==> run C: inputs <==
Design conv_top, start of the top module:
module conv_top
#(
    parameter DATA_WIDTH  = 8,
    parameter KERNEL_SIZE = 25
)
(
    input  logic                     i_clk,
    input  logic                     i_arstn,
	input  logic                     i_arstn_perf,
	input  logic                     i_enable_count2,
    input  logic                     i_ready,
    input  logic                     i_valid,
    input  logic [KERNEL_SIZE - 1:0] i_bit_X,
    input  logic [KERNEL_SIZE - 1:0] i_bit_K,
    output logic [              1:0] o_conv,
    output logic                     o_ready,
    output logic                     o_valid,
	output logic [             31:0] o_perf_cycle_count,
	output logic [             31:0] o_perf_cycle_count2
);
    logic [3:0] s_count;
    logic s_valid_data_in;
    logic s_valid_data_out;
	logic [KERNEL_SIZE - 1:0] s_bit_X_delayed;
	logic [KERNEL_SIZE - 1:0] s_bit_K_delayed;
    logic [1:0] s_product [KERNEL_SIZE - 1:0];
    localparam N_OF_2FA = KERNEL_SIZE - 1;
    logic [N_OF_2FA - 1:0] s_carry_in;
    logic [N_OF_2FA - 1:0] s_carry_out;
    always_ff @(posedge i_clk, negedge i_arstn) begin
        if (~ i_arstn) begin
            s_bit_X_delayed <= '0;
            s_bit_K_delayed <= '0;
        end
        else if (s_valid_data_in) begin
            s_bit_X_delayed <= i_bit_X;
            s_bit_K_delayed <= i_bit_K;
        end
    end
    genvar i;
    generate
  ...
export LEC_CHECK = 0
export CAP_MARGIN = 40
export CORE_MARGIN = 2
export CORE_UTILIZATION = 72
export PLACE_DENSITY_LB_ADDON = 0.0
export SETUP_SLACK_MARGIN = 3.43
export SLEW_MARGIN = 20
create_clock -name core_clock -period 11.6 [get_ports {i_clk}]
run.sh (not shown) runs the stock make flow with config.mk's settings and CLKGATE_MAP_FILE=.
==> run Y: changes against run C <==
--- a/flow/config.mk
+++ b/flow/config.mk
@@ -7,7 +7,11 @@
 export LEC_CHECK = 0
-export CAP_MARGIN = 40
+export CAP_MARGIN = 20
 export CORE_MARGIN = 2
 export CORE_UTILIZATION = 72
-export PLACE_DENSITY_LB_ADDON = 0.0
-export SETUP_SLACK_MARGIN = 3.43
+export CTS_CLUSTER_DIAMETER = 30
+export CTS_CLUSTER_SIZE = 42
+export HOLD_SLACK_MARGIN = -0.1
+export PLACE_DENSITY = 0.64
+export SETUP_SLACK_MARGIN = 1.36
 export SLEW_MARGIN = 20
+export TNS_END_PERCENT = 5
==> flow/constraint.sdc (replaced) <==
create_clock -name core_clock -period 5.09 [get_ports {i_clk}]
set_input_delay 1.0180 -clock core_clock [delete_from_list [all_inputs] [get_ports {i_clk}]]
set_output_delay 1.0180 -clock core_clock [all_outputs]
set_load 0.01 [all_outputs]
==> results.cfg <==
; flow metrics
[pwr]
p_leak_nw = 19.8
clk-power_w = 0.00227
p_comb_w = 0.00717
total_power_w = 0.0130

[sta]
worstMarginPinSlew_ps = 1140

[critical_path]
worstPathArrival_ps = 6080
rr_startpoint = serial_multipier[11].S_MUL0.I2B0.s_b_ff2

[finish]
final_area_mm2 = 0.0406
fillers = 2795
clock_buffers = 115
logic_area_mm2 = 0.0181

[outcome]
status = timing/DRC/antenna clean

[routing]
highest_layer = met4
routed_via_density = 5.51

[clock_network]
cts_setup_buffers = 4

[global_routing]
grtUsageMet1 = 0.338
the above is filed under run C

==> results.cfg <==
; flow metrics
[outcome]
so_faults = negative setup slack
status = complete, but fails checks

[pwr]
total_power_w = 0.0353
p_leak_nw = 22.8
p_comb_w = 0.0179

[sta]
worstMarginPinSlew_ps = 1140
setup_slack_ps = -2190
finalSetupViolCount = 3

[finish]
logic_area_mm2 = 0.0181

[global_routing]
grtUsageMet1 = 0.386

[routing]
routed_via_density = 5.59

[clock_network]
cts_setup_buffers = 2
the above is filed under run Y


========
==> inputs of nickel <==
conv_top again, from the RTL that the note above started with.
==> flow/config.mk <==
export PLATFORM = sky130hd
export DESIGN_NAME = conv_top
export DESIGN_NICKNAME = conv_top
export VERILOG_FILES = /design/flow/design.v
export SDC_FILE = /design/flow/constraint.sdc
export NUM_CORES = 4
export LEC_CHECK = 0
export ABC_AREA = 1
export CAP_MARGIN = 20
export CORE_ASPECT_RATIO = 0.82
export CORE_MARGIN = 8
export CORE_UTILIZATION = 40
export CTS_CLUSTER_DIAMETER = 160
export GPL_TIMING_DRIVEN = 0
export HOLD_SLACK_MARGIN = 0.12
export SLEW_MARGIN = 35
==> flow/constraint.sdc <==
create_clock -name core_clock -period 5.68 [get_ports {i_clk}]
set_input_delay 1.1360 -clock core_clock [delete_from_list [all_inputs] [get_ports {i_clk}]]
set_output_delay 1.1360 -clock core_clock [all_outputs]
set_load 0.01 [all_outputs]
==> cedar: changes against nickel <==
==> flow/config.mk (replaced) <==
export PLATFORM = sky130hd
export DESIGN_NAME = conv_top
export DESIGN_NICKNAME = conv_top
export VERILOG_FILES = /design/flow/design.v
export SDC_FILE = /design/flow/constraint.sdc
export NUM_CORES = 4
export LEC_CHECK = 0
export CAP_MARGIN = 20
export CORE_MARGIN = 2
export CORE_UTILIZATION = 72
export CTS_CLUSTER_DIAMETER = 141
export CTS_CLUSTER_SIZE = 27
export SETUP_SLACK_MARGIN = -0.52
export SLEW_MARGIN = 20
==> flow/constraint.sdc (replaced) <==
create_clock -name core_clock -period 5.32 [get_ports {i_clk}]
set_input_delay 1.0640 -clock core_clock [delete_from_list [all_inputs] [get_ports {i_clk}]]
set_output_delay 1.0640 -clock core_clock [all_outputs]
set_load 0.01 [all_outputs]
==> results <==
nickel ran to the end with violations: setup timing. cedar reached the layout checks and failed them: setup timing. In sequential cell count, cedar and nickel do not differ. Of cedar and nickel, nickel has the higher count of clock-buffer cells in the layout (gap 66). Global-route usage: nickel is lower than cedar (6.3 points). In cedar the sequential power is larger than in nickel, by about 0.8%. First-iteration DRC count: cedar is lower than nickel (about 40%). Register-to-register slack: nickel is higher than cedar (0.51 ns). Of cedar and nickel, nickel has the higher clock power (gap 49%, measured against nickel). Against cedar, the cell area of nickel is larger by about 3.7%.

========
==> job 1716 <==
conv_top again, from the RTL that the note above started with.
export LEC_CHECK = 0
export ABC_AREA = 1
export CAP_MARGIN = 20
export CORE_ASPECT_RATIO = 0.9
export CORE_MARGIN = 2
export CORE_UTILIZATION = 72
export CTS_CLUSTER_DIAMETER = 259
export GPL_ROUTABILITY_DRIVEN = 1
export MAX_ROUTING_LAYER = met4
export MIN_ROUTING_LAYER = met1
export PLACE_DENSITY_LB_ADDON = 0.01
export SETUP_SLACK_MARGIN = 0.71
export SLEW_MARGIN = 30
export TNS_END_PERCENT = 90
create_clock -name core_clock -period 5.09 [get_ports {i_clk}]
==> job 1764: changes against job 1716 <==
==> flow/config.mk (replaced) <==
export PLATFORM = sky130hd
export DESIGN_NAME = conv_top
export DESIGN_NICKNAME = conv_top
export VERILOG_FILES = /design/flow/design.v
export SDC_FILE = /design/flow/constraint.sdc
export NUM_CORES = 4
export LEC_CHECK = 0
export CAP_MARGIN = 20
export CORE_MARGIN = 2
export CORE_UTILIZATION = 72
export CTS_CLUSTER_DIAMETER = 141
export CTS_CLUSTER_SIZE = 27
export PLACE_DENSITY_LB_ADDON = 0.19
export SETUP_SLACK_MARGIN = 1.49
export SLEW_MARGIN = 20
==> flow/constraint.sdc (replaced) <==
create_clock -name core_clock -period 5.05 [get_ports {i_clk}]
set_input_delay 1.0100 -clock core_clock [delete_from_list [all_inputs] [get_ports {i_clk}]]
set_output_delay 1.0100 -clock core_clock [all_outputs]
set_load 0.01 [all_outputs]
==> job 1116: changes against job 1716 <==
==> flow/config.mk (replaced) <==
export PLATFORM = sky130hd
export DESIGN_NAME = conv_top
export DESIGN_NICKNAME = conv_top
export VERILOG_FILES = /design/flow/design.v
export SDC_FILE = /design/flow/constraint.sdc
export NUM_CORES = 4
export LEC_CHECK = 0
export CAP_MARGIN = 40
export CORE_MARGIN = 2
export CORE_UTILIZATION = 72
export SETUP_SLACK_MARGIN = 2.83
export SLEW_MARGIN = 20
export TNS_END_PERCENT = 5
==> flow/constraint.sdc (replaced) <==
create_clock -name core_clock -period 9.81 [get_ports {i_clk}]
set_input_delay 1.9620 -clock core_clock [delete_from_list [all_inputs] [get_ports {i_clk}]]
set_output_delay 1.9620 -clock core_clock [all_outputs]
set_load 0.01 [all_outputs]
==> qor summary <==
metric	job 1116	job 1764	job 1716
Status	timing/DRC/antenna clean	finished with violations	finished with violations
Reasons for failing layout checks	-	negative setup slack	negative setup slack
Int Power	9.00 mW	17.2 mW	17.1 mW
Number of vias per cell	5.51	5.44	5.10
Antenna Diode Count	2	2	1
Headroom to the max-slew limit	26.2%	27.3%	40.7%
Syn_nets	3106	3106	4617
Placed standard-cell area	0.0381 mm²	0.0408 mm²	0.0421 mm²
Slew of the pin with the lowest slew margin	1.11 ns	1.09 ns	0.890 ns
Final design instance area without fill	0.0407 mm²	0.0419 mm²	0.0445 mm²
Launch point of the worst reg-to-reg path	serial_multipier[22].S_MUL0.I2B0.s_a_ff2	serial_multipier[21].S_MUL0.I2B0.s_a_ff1	-
Yosys stat cell total	2646	2646	4157
Worst R2R Path Depth	15	17	19
Finished Layout Cells	3535	3798	5387
Worst Setup SP	serial_multipier[22].S_MUL0.I2B0.s_a_ff2	serial_multipier[21].S_MUL0.I2B0.s_a_ff1	-
Fill count	2853	2591	2788
Die boundary width	228 µm	228 µm	244 µm
Tap cells	672	672	688
Post-synthesis share of cell area spent on full adders, half adders and majority gates	21.8%	21.8%	21.1%
H-tree levels	3	1	3
Routed wl met3	1.78 mm	1.48 mm	3.21 mm
Cell area after synthesis	0.0361 mm²	0.0361 mm²	0.0373 mm²
Clock-pin slew on the worst setup and hold paths	0.06 ns	0.11 ns	0.06 ns
Endpoints failing setup	0	3	3

========
==> job 4302: inputs <==
conv_top again, from the RTL that the note above started with.
clock: 12.2 ns
lec_check: 0
cap_margin: 20
core_margin: 8
core_utilization: 29
cts_cluster_diameter: 69
cts_cluster_size: 52
max_routing_layer: met5
setup_slack_margin: 3.11
slew_margin: 20
==> inputs of job 760, as changes to job 4302 <==
==> flow/config.mk (replaced) <==
export PLATFORM = sky130hd
export DESIGN_NAME = conv_top
export DESIGN_NICKNAME = conv_top
export VERILOG_FILES = /design/flow/design.v
export SDC_FILE = /design/flow/constraint.sdc
export NUM_CORES = 4
export LEC_CHECK = 0
export CAP_MARGIN = 20
export CORE_MARGIN = 2
export CORE_UTILIZATION = 72
export CTS_CLUSTER_DIAMETER = 29
export CTS_CLUSTER_SIZE = 27
export HOLD_SLACK_MARGIN = -0.09
export PLACE_DENSITY = 0.63
export SETUP_SLACK_MARGIN = 1.34
export SLEW_MARGIN = 20
export TNS_END_PERCENT = 5
==> flow/constraint.sdc (replaced) <==
create_clock -name core_clock -period 5.05 [get_ports {i_clk}]
set_input_delay 1.0100 -clock core_clock [delete_from_list [all_inputs] [get_ports {i_clk}]]
set_output_delay 1.0100 -clock core_clock [all_outputs]
set_load 0.01 [all_outputs]
==> inputs of job 3914, as changes to job 4302 <==
==> flow/config.mk (replaced) <==
export PLATFORM = sky130hd
export DESIGN_NAME = conv_top
export DESIGN_NICKNAME = conv_top
export VERILOG_FILES = /design/flow/design.v
export SDC_FILE = /design/flow/constraint.sdc
export NUM_CORES = 4
export LEC_CHECK = 0
export CAP_MARGIN = 5
export CORE_MARGIN = 2
export CORE_UTILIZATION = 72
export CTS_CLUSTER_DIAMETER = 141
export CTS_CLUSTER_SIZE = 27
export SETUP_SLACK_MARGIN = 1.46
export SLEW_MARGIN = 20
==> flow/constraint.sdc (replaced) <==
create_clock -name core_clock -period 5.05 [get_ports {i_clk}]
set_input_delay 1.0100 -clock core_clock [delete_from_list [all_inputs] [get_ports {i_clk}]]
set_output_delay 1.0100 -clock core_clock [all_outputs]
set_load 0.01 [all_outputs]
==> comparison table <==
| quantity | job 3914 | job 4302 | job 760 |
|---|---|---|---|
| Via count of the first global-routing pass | 22,800 | 20,400 | 27,000 |
| Total of endpoints with negative setup slack in the final report | 3 | 0 | 4 |
| Area inside the core boundary | 49,900 um2 | 124,000 um2 | 49,900 um2 |
| Highest ir drop seen on vdd | 1.76 mV | 0.682 mV | 1.35 mV |
| Met2 track utilization from global routing | 0.454 | 0.140 | 0.629 |
| Signal buf overhead | 0.101 | 0.0341 | 0.0894 |
| FP Rows | 82 | 129 | 82 |
| Grt met3 use | 0.0250 | 0.0188 | 0.0620 |
| H-tree depth | 1 | 2 | 4 |
| Area of all placed cells without fillers | 41,900 um2 | 41,100 um2 | 45,900 um2 |
| Final Hold Slack | 0.382 ns | 0.474 ns | 0.256 ns |
| Largest driver fanout on the critical path | 2 | 4 | 2 |
| Power per cell area | 673 nW/um2 | 266 nW/um2 | 770 nW/um2 |
| Multi-input logic portion of the cell area | 0.436 | 0.438 | 0.395 |
| Status | failed layout checks | complete, no violations | failed layout checks |
| Layout check failures | negative setup slack | - | negative setup slack |
| Height of the die | 228 um | 369 um | 228 um |
| Total negative setup slack | -4.19 ns | 0 ns | -4.85 ns |
| Source of the worst register-to-register timing path | serial_multipier[20].S_MUL0.I2B0.s_a_ff1$_DFFE_PN0P_ | - | serial_multipier[7].S_MUL0.I2B0.s_a_ff2$_DFFE_PN0P_ |
| Detailed placement HPWL | 44,700 um | 41,100 um | 44,400 um |
| Number of instances in the placed design | 3,732 | 4,343 | 3,728 |
| CP bufs+invs | 7 | 7 | 5 |
| Comb. pwr | 0.0177 W | 0.00563 W | 0.0175 W |
| Switching power total | 0.0110 W | 0.00446 W | 0.0131 W |
| Total number of vias | 20,300 | 18,900 | 22,600 |
Power and IR drop assume default switching activity.
